run A:
==> flow/design.v (excerpt) <==
module md5_iter(output wire [127:0] digest_o, output reg valid, output reg [63:0] value, input clk, rst, input [63:0] message, input new_message);
export LEC_CHECK = 0
export CAP_MARGIN = 20
export CORE_ASPECT_RATIO = 0.9
export CORE_MARGIN = 2
export CORE_UTILIZATION = 58
export CTS_CLUSTER_SIZE = 61
export SETUP_SLACK_MARGIN = -0.64
export SLEW_MARGIN = 20
create_clock -name core_clock -period 8.45 [get_ports {clk}]
run.sh (not shown) runs the stock make flow with config.mk's settings and CLKGATE_MAP_FILE=.
Run A terminated abnormally: 5_1_grt reported GRT-0232.
## Diff of input files: run B against run A
Settings: changing CORE_UTILIZATION from 58 to 50; setting ABC_AREA to 1 for the first time; setting GPL_ROUTABILITY_DRIVEN to 1 for the first time; setting MAX_ROUTING_LAYER to met5 for the first time; changing SETUP_SLACK_MARGIN from -0.64 to 1.06; setting GPL_TIMING_DRIVEN to 1 for the first time; setting PLACE_DENSITY to 0.72 for the first time; removing CORE_ASPECT_RATIO (formerly 0.9); setting CELL_PAD_IN_SITES_GLOBAL_PLACEMENT to 0 for the first time; removing CTS_CLUSTER_SIZE (formerly 61); changing the clock period (ns, I/O delays scaled along) from 8.45 to 7.45.
==> results <==
Dominant kind of combinational cell: AND-OR/OR-AND gates -> run A, simple AND/OR/NAND/NOR gates -> run B. Compared with run A, run B shows share of synthesized area occupied by flip-flops and latches higher by 0.72 points. Summary — unique cell type count in the Yosys netlist, run B relative to run A: lower, by about 26%. In the flow results for run B and run A, the per-instance average area after synthesis is larger on run A. The flow ran to completion for all of run A and run B but run A, which stopped partway. Ran to the end and failed final checks on antenna violations, negative setup slack: run B. Run A did not finish; a tool error ended it in 5_1_grt. Synthesized area improves in run B relative to run A.
Changes in run C relative to run B:
Settings: CORE_MARGIN: 2 -> 4; CORE_UTILIZATION: 50 -> 70; PLACE_DENSITY: 0.72 -> unset; CTS_CLUSTER_SIZE: unset -> 27; PLACE_DENSITY_LB_ADDON: unset -> 0.08; the clock period (ns, I/O delays scaled along): 7.45 -> 6.64.
Findings:
Looking at run B and run C, the synthesized cell area is a wash.
Run C gives less number of placed cells counting well taps than run B did.
What run C reported for number of core rows has to be multiplied by 1.18 to get the figure for run B.
Count of pins on the block boundary: run C vs run B identical
Run C vs run B, detailed-placement wirelength estimate went up by 10%.
Run C | ERROR | 4_1_cts
NOTE: die size in run C falls short of that of run B

* * *

md5_iter again, from the RTL that the note above started with.
clock: 5.88 ns
lec_check: 0
cap_margin: 20
core_aspect_ratio: 0.5
core_margin: 2
core_utilization: 72
cts_cluster_diameter: 369
cts_cluster_size: 98
slew_margin: 20
tns_end_percent: 5
The baseline never finished: it broke off in detailed placement.
==> next run, changes <==
Settings changed: CORE_ASPECT_RATIO 0.5 to not set, CORE_UTILIZATION 72 to 40, CTS_CLUSTER_DIAMETER 369 to not set, CTS_CLUSTER_SIZE 98 to not set, TNS_END_PERCENT 5 to not set.
Clock period 5.88 ns to 10.0 ns, I/O delays scaled along.
The changed run completed with no timing, DRC or antenna violations.
Die size goes up by 78%.
Area after synthesis stays the same.
Synthesized cell count does not change.
==> next run, changes <==
Settings changed: CORE_UTILIZATION 40 to 57, CTS_CLUSTER_SIZE set to 53, SLEW_MARGIN 20 to 25.
Clock period 10.0 ns to 5.47 ns, I/O delays scaled along.
Now the flow failed in global routing (GRT-0232).
Die size is lower by a quarter to a third.
Synthesized cell count is unchanged.
Area after synthesis is unchanged.

* * *

v12:
Starting RTL as in the previous note.
Settings: LEC_CHECK=0, ABC_AREA=1, CAP_MARGIN=20, CELL_PAD_IN_SITES_GLOBAL_PLACEMENT=0, CORE_MARGIN=2, CORE_UTILIZATION=71, CTS_CLUSTER_SIZE=27, GPL_ROUTABILITY_DRIVEN=1, GPL_TIMING_DRIVEN=1, MAX_ROUTING_LAYER=met5, PLACE_DENSITY_LB_ADDON=0.08, SETUP_SLACK_MARGIN=1.91, SLEW_MARGIN=20; clock period 6.64 ns.
clock tree synthesis: v12 exited with error
Setup changes, v12 to v4
- a deleted PLACE_DENSITY_LB_ADDON that had been 0.08
- a deleted CTS_CLUSTER_SIZE that had been 27
- a change of SETUP_SLACK_MARGIN from 1.91 to 1.06
- a change of CORE_UTILIZATION from 71 to 51
- an added PLACE_DENSITY of 0.72
- a change of the clock period (ns, I/O delays scaled along) from 6.64 to 7.45
--- outcome ---
What the final checks of v4 revealed, after a flow that finished every stage, was a layout that fails on setup timing.
FAIL v12 @ clock tree synthesis: tool exited with error
Height of the chip, v4 vs v12: up by more than 10%
Diff v12 -> v4: placed wire-length estimate after detailed placement went down 9900 um, worst setup slack before clock tree synthesis went up 0.90 ns, area of the die went up 38%, post-synthesis chip area from yosys held, number of standard-cell rows in the floorplan went up about 18%.
In v4, the x dimension of the die came out 18% above the value in v12.
--- input diff v4..v29 ---
- ABC_AREA: 1 -> unset
- CTS_CLUSTER_SIZE: unset -> 61
- SETUP_SLACK_MARGIN: 1.06 -> unset
- GPL_TIMING_DRIVEN: 1 -> unset
- GPL_ROUTABILITY_DRIVEN: 1 -> unset
- CORE_UTILIZATION: 51 -> 55
- PLACE_DENSITY: 0.72 -> unset
- CELL_PAD_IN_SITES_GLOBAL_PLACEMENT: 0 -> unset
- MAX_ROUTING_LAYER: met5 -> unset
- the clock period (ns, I/O delays scaled along): 7.45 -> 8.45
--- outcome ---
The final report for v29 shows a completed flow and a layout that fails verification, specifically setup timing.
Delta (v29 minus v4): clock skew rose 0.018 ns; register share of the cell area rose 0.36 points; cell area fell about 2%.
Against v4, post-synthesis chip area from yosys in v29 rose by a few percent.
Of v4 and v29, v29 shows the higher mean cell area of the mapped netlist, with v4 below it.
> inputs changed (v29 -> v17)
- CTS_CLUSTER_DIAMETER now 398, previously not set
- CORE_UTILIZATION now 72, was 55
- CTS_CLUSTER_SIZE now 98, was 61
- CORE_ASPECT_RATIO now 0.5, previously not set
- ABC_AREA now 1, previously not set
- the clock period (ns, I/O delays scaled along) now 5.8, was 8.45
Results
Delta (v17 minus v29): yosys stat chip area has decreased, net count after synthesis has increased.
Comparing v17 and v29, share of synthesized cell area in full adder, half adder and majority cells is higher on v17.
v17 vs v29 — die area dropped by more than a quarter
The cell count in the Yosys report in v17 sits 16% above the value recorded for v29.
Stage in which a tool error killed v17: detailed placement.
v17 has number of different library cells in the post-synthesis netlist below what v29 had.
v29 -> v17: routability congestion estimate increased by more than a quarter
Synthesized cell count went up by more than 10% going from v29 to v17.
Average cell area after synthesis delta for v17 relative to v29: 1.2 um2 lower
Looking at share of cell area taken by muxes after synthesis, v17 sits below v29.
The synthesized area in v17 sits about 3% below the value recorded for v29.
Inputs modified between v17 and v25:
- changing CTS_CLUSTER_DIAMETER from 398 to 369
- removing ABC_AREA (formerly 1)
- removing CORE_ASPECT_RATIO (formerly 0.5)
- changing the clock period (ns, I/O delays scaled along) from 5.8 to 8.02
Results
Stage in which a tool error killed v25: clock tree synthesis.
Lower chip area in the Yosys report goes to v17 over v25.
Compared with v17, v25 shows a lower simple-gate portion of the synthesized area.
Relative to v17, the number of standard cells reported by yosys measured on v25 has decreased by more than 10%.
Area after synthesis delta (v25 − v17): unfavourable
In v25, the fraction of the core area occupied by cells at floorplan came out 0.58 points below the value in v17.
Per the comparison of v25 with v17, average footprint of a synthesized cell +about 20%, chip height shows an increase of 60 um.
Here is what was changed in the inputs of v8 compared with v25.
- removing CTS_CLUSTER_SIZE (formerly 98)
- setting PLACE_DENSITY to 0.51 for the first time
- changing CORE_UTILIZATION from 72 to 40
- changing CTS_CLUSTER_DIAMETER from 369 to 103
- setting MAX_ROUTING_LAYER to met4 for the first time
- changing the clock period (ns, I/O delays scaled along) from 8.02 to 10.0
==> comparison <==
- Area after detailed placement of v8 falls short of that of v25 by a few percent.
- Compared to v25, v8 has post-place setup slack 1.40 ns higher.
- Relative to v25, the die outline width measured on v8 has increased by more than a quarter.
- v25 has lower number of placed cells counting well taps than v8.
- v8 completed; timing, DRC and antenna clean
- Die size: v8 exceeds v25
